== oak ==
## labyrinth_car
module labyrinth_car
(
	input  		 clk	,
	input  		 rst	,	 
	input  		 echoR,
	input  		 echoL,
	input  		 echoM,
	output 		 trigR,	 
	output 		 trigL,
	output 		 trigM,
	output 		 Tx	,
	output [3:0] motors_PWM,
	output 		 led,
	output 		 buzzer
);
clock: 5.43 ns
lec_check: 0
cap_margin: 20
cell_pad_in_sites_detail_placement: 1
core_aspect_ratio: 1.57
core_margin: 4
core_utilization: 23
cts_cluster_size: 26
gpl_routability_driven: 1
gpl_timing_driven: 0
min_routing_layer: met2
place_density_lb_addon: 0.14
setup_slack_margin: -0.4
slew_margin: 10
run.sh (not shown) runs the stock make flow with config.mk's settings and CLKGATE_MAP_FILE=.
--- input diff oak..pine ---
Settings: CTS_CLUSTER_SIZE: 26 -> unset; GPL_TIMING_DRIVEN: 0 -> unset; CORE_MARGIN: 4 -> 2; GPL_ROUTABILITY_DRIVEN: 1 -> unset; MIN_ROUTING_LAYER: met2 -> unset; SLEW_MARGIN: 10 -> 20; CORE_UTILIZATION: 23 -> 40; PLACE_DENSITY_LB_ADDON: 0.14 -> unset; SETUP_SLACK_MARGIN: -0.4 -> unset; CELL_PAD_IN_SITES_DETAIL_PLACEMENT: 1 -> unset; CORE_ASPECT_RATIO: 1.57 -> unset; the clock period (ns, I/O delays scaled along): 5.43 -> 10.0.
==> comparison <==
oak was larger in final cell area than pine.
Comparing pine and oak, final cycle utilization of the critical path is lower on pine.
Summed standard-cell area reported by yosys came out exactly the same in pine and oak.
Taking oak as the reference, in pine total of cells resized after clock tree synthesis shows no meaningful change, proportion of cell area occupied by multi-input gates increased 3.0 points.
The higher non-clock buffer count came out of oak.
Summary — clock skew, pine relative to oak: lower, by 25 ps.
Edits applied to the flow inputs when going from pine to birch:
Settings: an added ABC_AREA of 1; an added GPL_TIMING_DRIVEN of 0; an added CORE_ASPECT_RATIO of 0.79; a change of CORE_MARGIN from 2 to 10; an added MAX_ROUTING_LAYER of met4; a change of CAP_MARGIN from 20 to 10; an added GPL_ROUTABILITY_DRIVEN of 0.
Notes after the runs:
- For mean post-synth cell area, dividing the value from birch by the value from pine gives 0.864.
- Between pine and birch, sequential fraction of design power is higher for pine, birch comes in under that.
- Relative to pine, critical path depth has increased by about 5% in birch.
Input changes introduced in maple (baseline for comparison: birch):
Settings: clearing CORE_ASPECT_RATIO, which used to be 0.79; clearing GPL_TIMING_DRIVEN, which used to be 0; swapping 10 for 20 in CAP_MARGIN; swapping 40 for 72 in CORE_UTILIZATION; swapping 10 for 2 in CORE_MARGIN; putting CTS_CLUSTER_DIAMETER at 143 where nothing was set; clearing MAX_ROUTING_LAYER, which used to be met4; swapping 10.0 for 3.79 in the clock period (ns, I/O delays scaled along).
Notes after the runs:
- Status maple: flow complete, layout not clean - negative setup slack
- What maple reported for total wire length after detailed routing has to be multiplied by 1.07 to get the figure for birch.
- Comparing birch and maple, layout-stage area growth over the synthesis result is lower on birch.
- Power: maple worse than birch
- Sort birch and maple by switching share of total power, ascending, and maple comes first.
- maple gives more post-detailed-route via-to-cell ratio than birch did.

========
== run 1 ==
labyrinth_car again, from the RTL that the note above started with.
clock: 10.0 ns
lec_check: 0
abc_area: 1
cap_margin: 10
core_aspect_ratio: 0.79
core_margin: 10
core_utilization: 49
cts_cluster_diameter: 282
gpl_routability_driven: 1
gpl_timing_driven: 1
max_routing_layer: met5
slew_margin: 20
### run 1 -> run 2
# run 1
export LEC_CHECK = 0
export ABC_AREA = 1
export CAP_MARGIN = 10
export CORE_ASPECT_RATIO = 0.79
export CORE_MARGIN = 10
export CORE_UTILIZATION = 49
export CTS_CLUSTER_DIAMETER = 282
export GPL_ROUTABILITY_DRIVEN = 1
export GPL_TIMING_DRIVEN = 1
export MAX_ROUTING_LAYER = met5
export SLEW_MARGIN = 20
create_clock -name core_clock -period 10.0 [get_ports {clk}]
# run 2
export LEC_CHECK = 0
export CAP_MARGIN = 20
export CORE_MARGIN = 2
export CORE_UTILIZATION = 72
export SLEW_MARGIN = 20
create_clock -name core_clock -period 8.07 [get_ports {clk}]
--- outcome ---
- Between run 2 and run 1, the global-route usage over all layers is lower for run 1.
- Run 2: synthesis-to-finish area growth 2.2 points below run 1
- Run 1 leaves more setup margin than run 2.
Here is what was changed in the inputs of run 3 compared with run 2.
# run 2
export LEC_CHECK = 0
export CAP_MARGIN = 20
export CORE_MARGIN = 2
export CORE_UTILIZATION = 72
export SLEW_MARGIN = 20
create_clock -name core_clock -period 8.07 [get_ports {clk}]
# run 3
export LEC_CHECK = 0
export CAP_MARGIN = 20
export CORE_MARGIN = 2
export CORE_UTILIZATION = 70
export SETUP_SLACK_MARGIN = 1.96
export SLEW_MARGIN = 20
create_clock -name core_clock -period 6.74 [get_ports {clk}]
==> results <==
Delta (run 3 minus run 2): post-route cell area went up 1.6%; fraction of the cycle the final worst path needs climbed 9.1 points; worst hold slack increased 0.0085 ns; total global-route track usage now larger. On count of vias placed by the detailed router, run 2 beats run 3. Run 2 did not stop at any stage, and its layout met the timing, DRC and antenna checks. Run 3: no failed stages, no open violations at the end.
The inputs of run 4 differ from those of run 3 as listed below.
# run 3
export LEC_CHECK = 0
export CAP_MARGIN = 20
export CORE_MARGIN = 2
export CORE_UTILIZATION = 70
export SETUP_SLACK_MARGIN = 1.96
export SLEW_MARGIN = 20
create_clock -name core_clock -period 6.74 [get_ports {clk}]
# run 4
export LEC_CHECK = 0
export CAP_MARGIN = 20
export CORE_MARGIN = 2
export CORE_UTILIZATION = 55
export SLEW_MARGIN = 20
create_clock -name core_clock -period 5.06 [get_ports {clk}]
Notes after the runs:
- Run 4 reached the end of the flow, and the finished layout is clean on the timing, DRC and antenna checks.
- Run 3 reached the final stage; the timing, DRC and antenna checks on its layout passed.
- Taking run 3 as the reference, in run 4 finished layout cell area has remained practically unchanged; area added between synthesis and finish down 0.29 points; wire length went down 910 um; part of the power in combinational logic now sits at about the same level; total sequential power picked up an extra 34%.
- Maximum achievable frequency: run 4 vs run 3, no meaningful difference
- | width of the die | run 4 vs run 3 | about 13% higher |
- On run 4: number of standard-cell rows in the floorplan is about 13% higher than what run 3 gave.

========
labyrinth_car again, from the RTL that the note above started with.
Design labyrinth_car, start of the top module:
module labyrinth_car
(
	input  		 clk	,
	input  		 rst	,	 
	input  		 echoR,
	input  		 echoL,
	input  		 echoM,
	output 		 trigR,	 
	output 		 trigL,
	output 		 trigM,
	output 		 Tx	,
	output [3:0] motors_PWM,
	output 		 led,
	output 		 buzzer
);
wire [ 7:0] dataTransmit;
wire 			TxEnable 	;
wire [11:0] distanceR	;
wire [11:0] distanceL	;
wire [11:0] distanceM	;
wire 			endR 			;
wire 			endL			;
wire 			endM			;
wire [27:0]	duty			;
UART_Tx UART_Transmitter(
	.i_Clock(clk)        	,
	.i_Reset(rst)        	,
	.i_TX_DV(TxEnable)     	,
	.i_TX_Byte(dataTransmit),
	.o_TX_Serial(Tx) 		,
	.o_TX_Done()
);
algoritamKretanja AK
(
	.clk(clk)		,
	.rst(rst)		,
	.USR(distanceR),
	.USL(distanceL),
	.USM(distanceM),
	.endR(endR)		,
	.endL(endL)		,
	.endM(endM)		,
	.TxEnable(TxEnable)	,
	.TxData(dataTransmit),
	.duty(duty),
	.led(led),
	.buzzer(buzzer)
);
hcsr04 UltrasonicR
(
	.clk(clk)		,
	.rst(rst)		,
	.echoPin(echoR),
	.trigPin(trigR),
	.o_distance(distanceR),
	.M_end(endR)
);
hcsr04 UltrasonicL
(
	.clk(clk)		,
	.rst(rst)		,
	.echoPin(echoL),
	.trigPin(trigL),
	.o_distance(distanceL),
	.M_end(endL)
);
hcsr04 UltrasonicM
(
	.clk(clk)		,
	.rst(rst)		,
	.echoPin(echoM),
	.trigPin(trigM),
	.o_distance(distanceM),
	.M_end(endM)
);
PWM_generator PWM
(
	.clk(clk)	,
	.rst(rst)	,
	.duty(duty)	,
	.IN(motors_PWM)
);
endmodule
Settings: LEC_CHECK=0, ABC_AREA=1, CAP_MARGIN=20, CELL_PAD_IN_SITES_DETAIL_PLACEMENT=0, CORE_MARGIN=2, CORE_UTILIZATION=72, CTS_CLUSTER_DIAMETER=38, CTS_CLUSTER_SIZE=26, GPL_ROUTABILITY_DRIVEN=1, MIN_ROUTING_LAYER=met1, PLACE_DENSITY_LB_ADDON=0.13, SETUP_SLACK_MARGIN=1.23, SLEW_MARGIN=10; clock period 4.07 ns.
The starting point completed and failed the layout checks on setup timing.
Then changed:
ABC_AREA = unset   (was 1)
CELL_PAD_IN_SITES_DETAIL_PLACEMENT = unset   (was 0)
CTS_CLUSTER_DIAMETER = unset   (was 38)
CTS_CLUSTER_SIZE = 32   (was 26)
GPL_ROUTABILITY_DRIVEN = unset   (was 1)
MIN_ROUTING_LAYER = unset   (was met1)
PLACE_DENSITY_LB_ADDON = unset   (was 0.13)
SETUP_SLACK_MARGIN = unset   (was 1.23)
SLEW_MARGIN = 20   (was 10)
clock period = 7.77 ns   (was 4.07 ns; I/O delays follow)
Now the flow completed without violations.
Register-to-register slack gets better by 3.6 ns.
Clock-buffer cell count is unchanged.
Global-route usage went down by 6.2 points.
Then changed:
CORE_UTILIZATION = 70   (was 72)
CTS_CLUSTER_SIZE = unset   (was 32)
clock period = 5.16 ns   (was 7.77 ns; I/O delays follow)
=> Setup slack got worse by 2.5 ns. Wire length goes up by 2.5%. Total power came out higher by 57%. Worst hold slack improves by 0.012 ns. Die area came out higher by 2.8%.
Then changed:
ABC_AREA = 1   (was unset)
CTS_CLUSTER_SIZE = 93   (was unset)
clock period = 6.05 ns   (was 5.16 ns; I/O delays follow)
Setup slack is better by 1.0 ns.
Global-route usage rose by 0.78 points.
Routed wire length rose by a few percent.
Combinational power fell by a few percent.
Clock-buffer cell count rose by 6.
Hold slack is better by 0.0085 ns.
Non-clock buffer count fell by 5.

========
job 6202:
labyrinth_car again, from the RTL that the note above started with.
Design labyrinth_car, start of the top module:
module labyrinth_car
(
	input  		 clk	,
	input  		 rst	,	 
	input  		 echoR,
	input  		 echoL,
	input  		 echoM,
	output 		 trigR,	 
	output 		 trigL,
	output 		 trigM,
	output 		 Tx	,
	output [3:0] motors_PWM,
	output 		 led,
	output 		 buzzer
);
wire [ 7:0] dataTransmit;
wire 			TxEnable 	;
wire [11:0] distanceR	;
wire [11:0] distanceL	;
wire [11:0] distanceM	;
wire 			endR 			;
wire 			endL			;
wire 			endM			;
wire [27:0]	duty			;
UART_Tx UART_Transmitter(
	.i_Clock(clk)        	,
	.i_Reset(rst)        	,
	.i_TX_DV(TxEnable)     	,
	.i_TX_Byte(dataTransmit),
	.o_TX_Serial(Tx) 		,
	.o_TX_Done()
);
algoritamKretanja AK
(
	.clk(clk)		,
	.rst(rst)		,
	.USR(distanceR),
	.USL(distanceL),
	.USM(distanceM),
	.endR(endR)		,
	.endL(endL)		,
	.endM(endM)		,
	.TxEnable(TxEnable)	,
	.TxData(dataTransmit),
	.duty(duty),
	.led(led),
	.buzzer(buzzer)
);
hcsr04 UltrasonicR
(
	.clk(clk)		,
	.rst(rst)		,
	.echoPin(echoR),
	.trigPin(trigR),
	.o_distance(distanceR),
	.M_end(endR)
);
hcsr04 UltrasonicL
(
	.clk(clk)		,
	.rst(rst)		,
	.echoPin(echoL),
	.trigPin(trigL),
	.o_distance(distanceL),
	.M_end(endL)
);
hcsr04 UltrasonicM
(
	.clk(clk)		,
  ...
==> flow/config.mk <==
export PLATFORM = sky130hd
export DESIGN_NAME = labyrinth_car
export DESIGN_NICKNAME = labyrinth_car
export VERILOG_FILES = /design/flow/design.v
export SDC_FILE = /design/flow/constraint.sdc
export NUM_CORES = 4
export LEC_CHECK = 0
export CAP_MARGIN = 25
export CELL_PAD_IN_SITES_DETAIL_PLACEMENT = 1
export CORE_MARGIN = 7
export CORE_UTILIZATION = 40
export GPL_ROUTABILITY_DRIVEN = 0
export GPL_TIMING_DRIVEN = 0
export PLACE_DENSITY_LB_ADDON = 0.25
export SLEW_MARGIN = 20
==> flow/constraint.sdc <==
create_clock -name core_clock -period 10.0 [get_ports {clk}]
set_input_delay 2.0000 -clock core_clock [delete_from_list [all_inputs] [get_ports {clk}]]
set_output_delay 2.0000 -clock core_clock [all_outputs]
set_load 0.01 [all_outputs]
## Diff of input files: job 1237 against job 6202
Settings: CORE_ASPECT_RATIO now 1.63, previously not set; CELL_PAD_IN_SITES_DETAIL_PLACEMENT now 2, was 1; CELL_PAD_IN_SITES_GLOBAL_PLACEMENT now 2, previously not set; GPL_ROUTABILITY_DRIVEN now 1, was 0; ABC_AREA now 1, previously not set; CAP_MARGIN now 35, was 25; CORE_UTILIZATION now 50, was 40.
Findings:
Summary of job 6202 and job 1237: one run falls short of a clean finish, namely job 1237. Per the comparison of job 1237 with job 6202, AND-OR/OR-AND share of the synthesized area went down; number of nets at floorplan went up; synthesized area went up; synthesized instance count went up. Compared job 1237 vs job 6202, and xor-xnor portion of the synthesized cell area is down in job 1237. Number of library cell types mapped by synthesis (job 1237 / job 6202): 0.62. There was hardly any difference in area fraction in full adders, half adders and majority gates between job 6202 and job 1237. Of job 6202 and job 1237, job 6202 shows the higher total die size, with job 1237 below it.
The inputs of job 8892 differ from those of job 1237 as listed below.
Settings: a change of CORE_UTILIZATION from 50 to 67; a deleted CELL_PAD_IN_SITES_DETAIL_PLACEMENT that had been 2; a deleted PLACE_DENSITY_LB_ADDON that had been 0.25; a deleted GPL_TIMING_DRIVEN that had been 0; a change of CORE_MARGIN from 7 to 2; a deleted CELL_PAD_IN_SITES_GLOBAL_PLACEMENT that had been 2; a deleted ABC_AREA that had been 1; a change of CAP_MARGIN from 35 to 20; a deleted CORE_ASPECT_RATIO that had been 1.63; a deleted GPL_ROUTABILITY_DRIVEN that had been 1; a change of the clock period (ns, I/O delays scaled along) from 10.0 to 6.74.
==> comparison <==
- Every stage of the flow completed for job 8892, and the final layout passed the timing, DRC and antenna checks.
- Net count after synthesis, job 8892 vs job 1237: down by more than 10%
- The area of the mapped netlist of job 8892 was superior to that of job 1237.
- When job 8892 is set beside job 1237, its height of the die turns out to be 35% smaller.
- Between job 8892 and job 1237, it is job 8892 whose post-synthesis compound-gate area fraction is higher, by 2.3 points.
## Diff of input files: job 5548 against job 8892
Settings: an added CTS_CLUSTER_SIZE of 95; a change of CORE_UTILIZATION from 67 to 72; an added ABC_AREA of 1; a change of the clock period (ns, I/O delays scaled along) from 6.74 to 3.25.
[summary]
Job 5548: all stages done; final checks FAILED (negative setup slack).
Compared to job 8892, job 5548 has worst slew margin relative to its limit 17 points higher.
Going from job 8892 to job 5548, the power share of the combinational group was found to have gone up by 0.6 points.
Post-detailed-routing wire length in job 5548 is about 17% above job 8892.
Changes in job 2719 relative to job 5548:
Settings: putting PLACE_DENSITY_LB_ADDON at 0.11 where nothing was set; putting GPL_ROUTABILITY_DRIVEN at 0 where nothing was set; clearing CTS_CLUSTER_SIZE, which used to be 95; swapping 3.25 for 3.87 in the clock period (ns, I/O delays scaled along).
[summary]
Post-layout net count for job 2719: 43 down relative to job 5548. Number of fill cells (job 2719 vs. job 5548) increases slightly. Looking at timing endpoint of the critical path, the PWM.IN[3]$_SDFF_PP0_ result is from job 2719; the PWM.IN[1]$_SDFF_PP0_ one comes from job 5548. Compare job 5548 and job 2719 | total wirelength of the detailed-routed design higher: job 2719. Taking job 5548 over job 2719, the power ratio works out to 1.18. Fraction of area in clock buffers and inverters (lower): job 5548. Complete run, failing final checks: job 2719, reason negative setup slack. Core util | job 2719 vs job 5548 | job 2719 lower.

========
== raven ==
labyrinth_car again, from the RTL that the note above started with.
// labyrinth_car
module labyrinth_car
(
	input  		 clk	,
	input  		 rst	,	 
	input  		 echoR,
	input  		 echoL,
	input  		 echoM,
	output 		 trigR,	 
	output 		 trigL,
	output 		 trigM,
	output 		 Tx	,
	output [3:0] motors_PWM,
	output 		 led,
	output 		 buzzer
);
make LEC_CHECK=0 CAP_MARGIN=20 CELL_PAD_IN_SITES_DETAIL_PLACEMENT=0 CORE_MARGIN=4 CORE_UTILIZATION=68 CTS_CLUSTER_SIZE=26 GPL_ROUTABILITY_DRIVEN=1 MIN_ROUTING_LAYER=met1 SETUP_SLACK_MARGIN=-0.4 SLEW_MARGIN=10 finish   # period 4.35 ns
Complete run, failing final checks: raven, reason setup timing.
The inputs of fjord differ from those of raven as listed below.
Settings: removing GPL_ROUTABILITY_DRIVEN (formerly 1); removing SETUP_SLACK_MARGIN (formerly -0.4); removing MIN_ROUTING_LAYER (formerly met1); changing CORE_UTILIZATION from 68 to 40; removing CELL_PAD_IN_SITES_DETAIL_PLACEMENT (formerly 0); removing CTS_CLUSTER_SIZE (formerly 26); changing CORE_MARGIN from 4 to 2; changing SLEW_MARGIN from 10 to 20; changing the clock period (ns, I/O delays scaled along) from 4.35 to 5.06.
Findings:
fjord finished every stage and its layout cleared the timing, DRC and antenna checks. Diff raven -> fjord: total chip power went down, combinational power now smaller, number of distinct standard cells referenced by the synthesized netlist essentially unchanged.
> inputs changed (fjord -> harbor)
Settings: SETUP_SLACK_MARGIN now 0.64, previously not set; CORE_UTILIZATION now 72, was 40; the clock period (ns, I/O delays scaled along) now 4.46, was 5.06.
Notes after the runs:
harbor: all stages done; final checks FAILED (setup timing). Looking at routed wirelength normalized by instance count, harbor sits 1.8 um above fjord. Detailed placement HPWL | harbor below fjord. fjord -> harbor: count of clock-buffer cells in the layout decreased by a few percent. Taking fjord as the reference, in harbor total negative setup slack fell 640 ps, post-route minimum period saw a decrease, wire length of the first global-routing pass grew by 820 um, final cell count dropped about 8%, layout net count rose 49. Compared with fjord, harbor shows worst hold slack lower by 27 ps. Route | harbor vs fjord | wire longer in harbor.
Power and IR drop assume default switching activity.
